==> flow/design.v (excerpt) <==
module pokey_advanced (
    input clk,               
    input enable_179mhz,     
    input reset_n,           
    input [3:0] addr,        
    input [7:0] din,         
    input we,                
    output reg audio_pwm     
);
    reg [7:0] audf [0:3];  
    reg [7:0] audc [0:3];  
    reg [7:0] audctl;      
    reg [3:0]  poly4;
    reg [4:0]  poly5;
    reg [16:0] poly17; 
    reg [15:0] counter [0:3]; 
    reg [3:0]  chan_out;    
    reg [4:0] count_64k;    
    reg [6:0] count_15k;    
    reg tick_64khz;
    reg tick_15khz;
    always @(posedge clk) begin
        tick_64khz <= 0;
        tick_15khz <= 0;
        if (!reset_n) begin
            count_64k <= 0;
            count_15k <= 0;
        end else if (enable_179mhz) begin
            if (count_64k == 27) begin  
                count_64k <= 0;
                tick_64khz <= 1;
            end else begin
                count_64k <= count_64k + 1;
            end
            if (count_15k == 113) begin  
                count_15k <= 0;
                tick_15khz <= 1;
            end else begin
                count_15k <= count_15k + 1;
            end
        end
    end
    always @(posedge clk) begin
        if (!reset_n) begin
            audctl <= 0;
            audc[0]<=0; audc[1]<=0; audc[2]<=0; audc[3]<=0;
            audf[0]<=0; audf[1]<=0; audf[2]<=0; audf[3]<=0;
        end else if (we) begin
            case (addr)
  ...
Settings: LEC_CHECK=0, ABC_AREA=1, CAP_MARGIN=20, CORE_MARGIN=2, CORE_UTILIZATION=72, CTS_CLUSTER_DIAMETER=154, CTS_CLUSTER_SIZE=10, PLACE_DENSITY=0.42, SETUP_SLACK_MARGIN=0.37, SLEW_MARGIN=20; clock period 2.97 ns.
run.sh (not shown) runs the stock make flow with config.mk's settings and CLKGATE_MAP_FILE=.
The first run produced a layout that fails on negative setup slack.
==> next run, changes <==
==> flow/config.mk (replaced) <==
export PLATFORM = sky130hd
export DESIGN_NAME = pokey_advanced
export DESIGN_NICKNAME = pokey_advanced
export VERILOG_FILES = /design/flow/design.v
export SDC_FILE = /design/flow/constraint.sdc
export NUM_CORES = 4
export LEC_CHECK = 0
export CAP_MARGIN = 20
export CORE_MARGIN = 2
export CORE_UTILIZATION = 72
export SLEW_MARGIN = 20
==> flow/constraint.sdc (replaced) <==
create_clock -name core_clock -period 5.2 [get_ports {clk}]
set_input_delay 1.0400 -clock core_clock [delete_from_list [all_inputs] [get_ports {clk}]]
set_output_delay 1.0400 -clock core_clock [all_outputs]
set_load 0.01 [all_outputs]
Effect: This time the run completed with no timing, DRC or antenna violations. Area after synthesis shrinks by about 5.3%. Via count went down by about 18%. Total power came out lower by about 46%. Non-clock buffer count shrinks by 26. Combinational power is lower by 78%. Hold slack gets better by 0.030 ns. Flip-flop count does not change.
==> next run, changes <==
--- a/flow/config.mk
+++ b/flow/config.mk
@@ -6,6 +6,8 @@
 export NUM_CORES = 4
 export LEC_CHECK = 0
+export ABC_AREA = 1
 export CAP_MARGIN = 20
 export CORE_MARGIN = 2
-export CORE_UTILIZATION = 72
+export CORE_UTILIZATION = 69
+export PLACE_DENSITY = 0.39
 export SLEW_MARGIN = 20
==> flow/constraint.sdc (replaced) <==
create_clock -name core_clock -period 2.89 [get_ports {clk}]
set_input_delay 0.5780 -clock core_clock [delete_from_list [all_inputs] [get_ports {clk}]]
set_output_delay 0.5780 -clock core_clock [all_outputs]
set_load 0.01 [all_outputs]
This time the run finished but failed the layout checks on negative setup slack; power rises by 86%; routed wire length rises by 9.7%; register-to-register slack is worse by 0.96 ns; combinational power rises to 4.6 times its value; worst setup slack is worse by 0.96 ns; die size rises by 9.8%; via count rises by 21%.
==> next run, changes <==
--- a/flow/config.mk
+++ b/flow/config.mk
@@ -7,7 +7,13 @@
 export LEC_CHECK = 0
 export ABC_AREA = 1
-export CAP_MARGIN = 20
+export CAP_MARGIN = 0
+export CORE_ASPECT_RATIO = 1.27
 export CORE_MARGIN = 2
-export CORE_UTILIZATION = 69
-export PLACE_DENSITY = 0.39
+export CORE_UTILIZATION = 72
+export CTS_CLUSTER_DIAMETER = 129
+export CTS_CLUSTER_SIZE = 29
+export MAX_ROUTING_LAYER = met5
+export MIN_ROUTING_LAYER = met1
+export PLACE_DENSITY_LB_ADDON = 0.15
+export SETUP_SLACK_MARGIN = 0.82
 export SLEW_MARGIN = 20
Effect:
- The changed run completed, yet does not pass: negative setup slack
- die area decreases by about 4%
- wire length grows by 5.9%
- via count climbs by about 2.2%
- worst hold slack is about the same
- clock power fell by about 5%
- clock skew decreases by 0.0052 ns

## harbor
pokey_advanced again, from the RTL that the note above started with.
==> flow/config.mk <==
export PLATFORM = sky130hd
export DESIGN_NAME = pokey_advanced
export DESIGN_NICKNAME = pokey_advanced
export VERILOG_FILES = /design/flow/design.v
export SDC_FILE = /design/flow/constraint.sdc
export NUM_CORES = 4
export LEC_CHECK = 0
export CAP_MARGIN = 15
export CORE_MARGIN = 10
export CORE_UTILIZATION = 40
export CTS_CLUSTER_SIZE = 61
export GPL_ROUTABILITY_DRIVEN = 1
export HOLD_SLACK_MARGIN = 0.11
export MAX_ROUTING_LAYER = met4
export MIN_ROUTING_LAYER = met2
export PLACE_DENSITY_LB_ADDON = 0.13
export SETUP_SLACK_MARGIN = 0.72
export SLEW_MARGIN = 10
export TNS_END_PERCENT = 5
==> flow/constraint.sdc <==
create_clock -name core_clock -period 3.09 [get_ports {clk}]
set_input_delay 0.6180 -clock core_clock [delete_from_list [all_inputs] [get_ports {clk}]]
set_output_delay 0.6180 -clock core_clock [all_outputs]
set_load 0.01 [all_outputs]
The final report for harbor shows a completed flow and a layout that fails verification, specifically setup timing.
For quartz, these inputs were changed with respect to harbor:
- changing CORE_UTILIZATION from 40 to 58
- removing PLACE_DENSITY_LB_ADDON (formerly 0.13)
- removing MAX_ROUTING_LAYER (formerly met4)
- removing GPL_ROUTABILITY_DRIVEN (formerly 1)
- removing MIN_ROUTING_LAYER (formerly met2)
- changing CAP_MARGIN from 15 to 20
- removing TNS_END_PERCENT (formerly 5)
- removing CTS_CLUSTER_SIZE (formerly 61)
- changing SLEW_MARGIN from 10 to 20
- changing CORE_MARGIN from 10 to 2
- removing SETUP_SLACK_MARGIN (formerly 0.72)
- removing HOLD_SLACK_MARGIN (formerly 0.11)
- changing the clock period (ns, I/O delays scaled along) from 3.09 to 4.12
==> results <==
The layout from quartz, despite a flow that completed every stage, fails the layout checks, with the failing checks listed as setup timing.
Between quartz and harbor, the top fanout value on the critical path is higher for harbor.
Non-clock inverter instance count of the final layout came out exactly the same in quartz and harbor.
Delta (quartz minus harbor): growth of design area from synthesis to finish decreased 2.4 points, overflow left after global routing essentially unchanged, cell area decreased 2.1%, standard-cell row count decreased 9.
quartz reports a higher worst setup slack for register-to-register paths than harbor does.

The RTL this note starts from:
==> flow/design.v <==
module pokey_advanced (
    input clk,               
    input enable_179mhz,     
    input reset_n,           
    input [3:0] addr,        
    input [7:0] din,         
    input we,                
    output reg audio_pwm     
);
    reg [7:0] audf [0:3];  
    reg [7:0] audc [0:3];  
    reg [7:0] audctl;      
    reg [3:0]  poly4;
    reg [4:0]  poly5;
    reg [16:0] poly17; 
    reg [15:0] counter [0:3]; 
    reg [3:0]  chan_out;    
    reg [4:0] count_64k;    
    reg [6:0] count_15k;    
    reg tick_64khz;
    reg tick_15khz;
    always @(posedge clk) begin
        tick_64khz <= 0;
        tick_15khz <= 0;
        if (!reset_n) begin
            count_64k <= 0;
            count_15k <= 0;
        end else if (enable_179mhz) begin
            if (count_64k == 27) begin  
                count_64k <= 0;
                tick_64khz <= 1;
            end else begin
                count_64k <= count_64k + 1;
            end
            if (count_15k == 113) begin  
                count_15k <= 0;
                tick_15khz <= 1;
            end else begin
                count_15k <= count_15k + 1;
            end
        end
    end
    always @(posedge clk) begin
        if (!reset_n) begin
            audctl <= 0;
            audc[0]<=0; audc[1]<=0; audc[2]<=0; audc[3]<=0;
            audf[0]<=0; audf[1]<=0; audf[2]<=0; audf[3]<=0;
        end else if (we) begin
            case (addr)
                0: audf[0] <= din;
                1: audc[0] <= din;
                2: audf[1] <= din;
                3: audc[1] <= din;
                4: audf[2] <= din;
                5: audc[2] <= din;
                6: audf[3] <= din;
                7: audc[3] <= din;
                8: audctl <= din;
            endcase
        end
    end
    wire p4_next = !(poly4[3] ^ poly4[2]);
    wire p5_next = !(poly5[4] ^ poly5[2]);
    wire p17_next = !(poly17[16] ^ poly17[4]);
    always @(posedge clk) begin
        if (!reset_n) begin
            poly4 <= 4'b1011;
            poly5 <= 5'b10101;
            poly17 <= 17'b10101010101010101;
        end else if (enable_179mhz) begin
            poly4 <= {poly4[2:0], p4_next};
            poly5 <= {poly5[3:0], p5_next};
            poly17 <= {poly17[15:0], p17_next};
        end
    end
    wire link_12 = audctl[4];
    wire link_34 = audctl[3];
    wire use_15khz = audctl[0];  
    integer i;
    reg channel_tick;  
    always @(posedge clk) begin
        if (!reset_n) begin
            counter[0] <= 0; counter[1] <= 0; counter[2] <= 0; counter[3] <= 0;
            chan_out <= 0;
        end else
        for (i=0; i<4; i=i+1) begin
            channel_tick = (use_15khz) ? tick_15khz : tick_64khz;
            if (i == 0 && audctl[6]) channel_tick = enable_179mhz;
            if (i == 2 && audctl[5]) channel_tick = enable_179mhz;
            if (channel_tick) begin
                if (!((i==1 && link_12) || (i==3 && link_34))) begin
                    if (counter[i] == 0) begin
                        if (i==0 && link_12) 
                            counter[i] <= {audf[1], audf[0]}; 
                        else if (i==2 && link_34) 
                            counter[i] <= {audf[3], audf[2]}; 
                        else 
                            counter[i] <= audf[i];
                        case (audc[i][7:5])
                            3'b000: chan_out[i] <= poly17[16] && poly5[4];  
                            3'b001: chan_out[i] <= poly5[4];                
                            3'b010: chan_out[i] <= poly17[16] && poly5[4]; 
                            3'b011: chan_out[i] <= poly5[4];               
                            3'b100: chan_out[i] <= poly17[16];              
                            3'b101: chan_out[i] <= ~chan_out[i];            
                            3'b110: chan_out[i] <= poly17[16];             
                            3'b111: chan_out[i] <= ~chan_out[i];            
                        endcase
                    end else begin
                        counter[i] <= counter[i] - 1;
                    end
                end
            end
        end
    end
    reg [5:0] mixed_audio; 
    integer k;
    always @(*) begin
        mixed_audio = 0;
        for (k=0; k<4; k=k+1) begin
            if (chan_out[k]) begin
                mixed_audio = mixed_audio + audc[k][3:0];
            end
        end
    end
    reg [5:0] pwm_counter;
    always @(posedge clk) begin
        if (!reset_n) begin
            pwm_counter <= 0;
            audio_pwm <= 0;
        end else begin
            pwm_counter <= pwm_counter + 1;
            audio_pwm <= (pwm_counter < mixed_audio);
        end
    end
endmodule
Settings: LEC_CHECK=0, ABC_AREA=0, CAP_MARGIN=35, CORE_ASPECT_RATIO=1.27, CORE_MARGIN=2, CORE_UTILIZATION=72, CTS_CLUSTER_SIZE=24, MAX_ROUTING_LAYER=met5, MIN_ROUTING_LAYER=met1, PLACE_DENSITY_LB_ADDON=0.15, SETUP_SLACK_MARGIN=-0.05, SLEW_MARGIN=20; clock period 3.89 ns.
The first run finished but failed the layout checks on negative setup slack.
Then changed:
- CORE_UTILIZATION: 72 -> 68
- CTS_CLUSTER_SIZE: 24 -> not set
- MAX_ROUTING_LAYER: met5 -> met4
- PLACE_DENSITY_LB_ADDON: 0.15 -> not set
- SETUP_SLACK_MARGIN: -0.05 -> not set
- The new run reached the layout checks and failed them: negative setup slack
- combinational power barely changes
- cell count increases by 2.7%
- first-iteration DRC count decreases by 15%
- core utilization fell by 5.6 points
- via count decreases by 1.8%
- worst hold slack is about the same
- design area stays flat
- sequential cell count is unchanged
- synthesized cell count does not change
- total power went down by 0.67%
Then changed:
- ABC_AREA: 0 -> not set
- CAP_MARGIN: 35 -> 20
- CORE_ASPECT_RATIO: 1.27 -> not set
- CORE_UTILIZATION: 68 -> 40
- MAX_ROUTING_LAYER: met4 -> not set
- MIN_ROUTING_LAYER: met1 -> not set
- clock period: 3.89 -> 5.2 ns (I/O delays scaled with it)
Effect: The new run finished with timing, DRC and antenna clean. Critical path depth rises by 1. Wire length goes down by a few percent. Global-route usage came out lower by 14 points. Power is lower by a quarter to a third. Cell count grows by a little under a tenth. Design area decreases slightly. Via count decreases by a few percent.
Then changed:
- CTS_CLUSTER_DIAMETER: not set -> 397
- CTS_CLUSTER_SIZE: not set -> 98
- TNS_END_PERCENT: not set -> 15
- clock period: 5.2 -> 6.0 ns (I/O delays scaled with it)
After rerunning: Global-route usage stays flat; final area decreases by about 0.4%; area after synthesis stays the same; synthesized cell count is unchanged.
Then changed:
- CORE_UTILIZATION: 40 -> 14
- CTS_CLUSTER_DIAMETER: 397 -> not set
- CTS_CLUSTER_SIZE: 98 -> not set
- TNS_END_PERCENT: 15 -> not set
- clock period: 6.0 -> 8.42 ns (I/O delays scaled with it)
Effect:
- cell area rose by 6.5%
- clock-buffer cell count fell by 1
- setup slack gets better by 2.5 ns
- hold slack gets better by 0.0050 ns
- via count rose by 2.9%
- area after synthesis is unchanged
- clock power fell by about 30%
- power fell by about 30%
- maximum frequency rose by about 1%

== tundra ==
// pokey_advanced: RTL as listed in full above, without the edits since
clock: 3.75 ns
lec_check: 0
abc_area: 0
cap_margin: 15
cell_pad_in_sites_global_placement: 1
core_aspect_ratio: 0.88
core_margin: 7
core_utilization: 18
cts_cluster_size: 52
gpl_routability_driven: 0
gpl_timing_driven: 1
max_routing_layer: met5
min_routing_layer: met1
place_density_lb_addon: 0.15
setup_slack_margin: 0.4
slew_margin: 10
tundra completed end to end; final checks failed (setup timing).
> inputs changed (tundra -> zinc)
Settings: CORE_MARGIN: 7 -> 2; MAX_ROUTING_LAYER: met5 -> unset; MIN_ROUTING_LAYER: met1 -> unset; CELL_PAD_IN_SITES_GLOBAL_PLACEMENT: 1 -> unset; PLACE_DENSITY_LB_ADDON: 0.15 -> unset; CORE_UTILIZATION: 18 -> 40; CORE_ASPECT_RATIO: 0.88 -> unset; GPL_TIMING_DRIVEN: 1 -> unset; CTS_CLUSTER_SIZE: 52 -> unset; ABC_AREA: 0 -> unset; CAP_MARGIN: 15 -> 20; GPL_ROUTABILITY_DRIVEN: 0 -> unset; SLEW_MARGIN: 10 -> 20; SETUP_SLACK_MARGIN: 0.4 -> unset; the clock period (ns, I/O delays scaled along): 3.75 -> 6.0.
[summary]
zinc went all the way through synthesis, placement and routing and the layout is clean on timing, DRC and antenna.
Note that the fill cell total of the finished layout recorded for tundra amounts to 2.5 times the value seen in zinc.
Density: zinc denser than tundra
Against tundra, number of placement rows in zinc fell by more than a quarter.
tundra has higher final area than zinc.
Sequential group share of total power in zinc is 2.2 points higher than in tundra
zinc vs tundra, slowest library cell on the worst path: dfxtp_1 vs dfxtp_2
For yarrow, these inputs were changed with respect to zinc:
Settings: SLEW_MARGIN changed from 20 to 25; CORE_MARGIN changed from 2 to 4; HOLD_SLACK_MARGIN newly set to 0.25; PLACE_DENSITY_LB_ADDON newly set to 0.17.
--- outcome ---
Taking zinc as the reference, in yarrow total power saw an increase, aggregate global-route resource usage saw a decrease. Comparing zinc with yarrow, the number of top-level pins came out essentially unchanged. For count of clock-net buffers in the final layout, yarrow and zinc come out practically identical. Of yarrow and zinc, yarrow shows the higher floorplan die area, with zinc below it. yarrow vs. zinc: global routing met2 resource utilization decreased 2.0 points, total number of vias increased 0.58%, number of buffers other than clock buffers in the final layout increased 2. yarrow: sequential fraction of design power is 0.4 points lower than what zinc reported.
Inputs modified between yarrow and fjord:
Settings: setting CTS_CLUSTER_SIZE to 100 for the first time; removing HOLD_SLACK_MARGIN (formerly 0.25); setting CTS_CLUSTER_DIAMETER to 345 for the first time; removing PLACE_DENSITY_LB_ADDON (formerly 0.17); changing CORE_MARGIN from 4 to 2; changing SLEW_MARGIN from 25 to 20; changing CORE_UTILIZATION from 40 to 68.
==> comparison <==
The higher met3 usage in global routing of yarrow and fjord is in fjord.
Changes observed in fjord relative to yarrow: die size fell by about 43%; routed length on met1 fell by 1200 um.
Between yarrow and fjord, proportion of power drawn by the clock network increased.
--- input diff fjord..amber ---
Settings: SETUP_SLACK_MARGIN now 1.7, previously not set; CTS_CLUSTER_DIAMETER now 395, was 345; CORE_UTILIZATION now 40, was 68.
### Flow results
met1 demand-to-capacity share in global routing sits lower in amber than in fjord. Summary of amber over fjord: global-route wire length before repair now sits lower; detailed-route wire length on metal 1 now sits higher; total setup buffers inserted after CTS now sits higher. amber vs fjord: wire length down by a few percent. Comparing area growth from synthesis to final layout for fjord and amber, the bigger number came from amber. Compared with fjord, amber shows a largest net degree at the start of global routing that is 4.4% lower.
Edits applied to the flow inputs when going from amber to pepper:
Settings: CTS_CLUSTER_SIZE removed (was 100); CORE_UTILIZATION changed from 40 to 66; SETUP_SLACK_MARGIN removed (was 1.7); CTS_CLUSTER_DIAMETER removed (was 395); the clock period (ns, I/O delays scaled along) changed from 6.0 to 3.95.
- Of amber and pepper, just one finished clean: amber.
- Sort pepper and amber by power in sequential cells, ascending, and amber comes first.
- Cmp pepper vs amber: global-route usage higher in pepper
- pepper against amber; critical path depth is up by a few percent.
- Comparing amber with pepper, the clock transition time at the flip-flop clock pins of the worst setup and hold paths came out essentially unchanged.
- Looking only at number of placed instances with taps included, and setting everything else aside, the lower value of pepper and amber goes to pepper.
- Against amber, pepper reports a routed wire length that is higher.
- Sort pepper and amber by minimum setup slack in the final design asc -> top: pepper
- Compared amber against pepper; clock sink count within noise.
- Biggest fanout along the worst timing path: lower on pepper
Power is estimated from default activity; no workload was simulated.
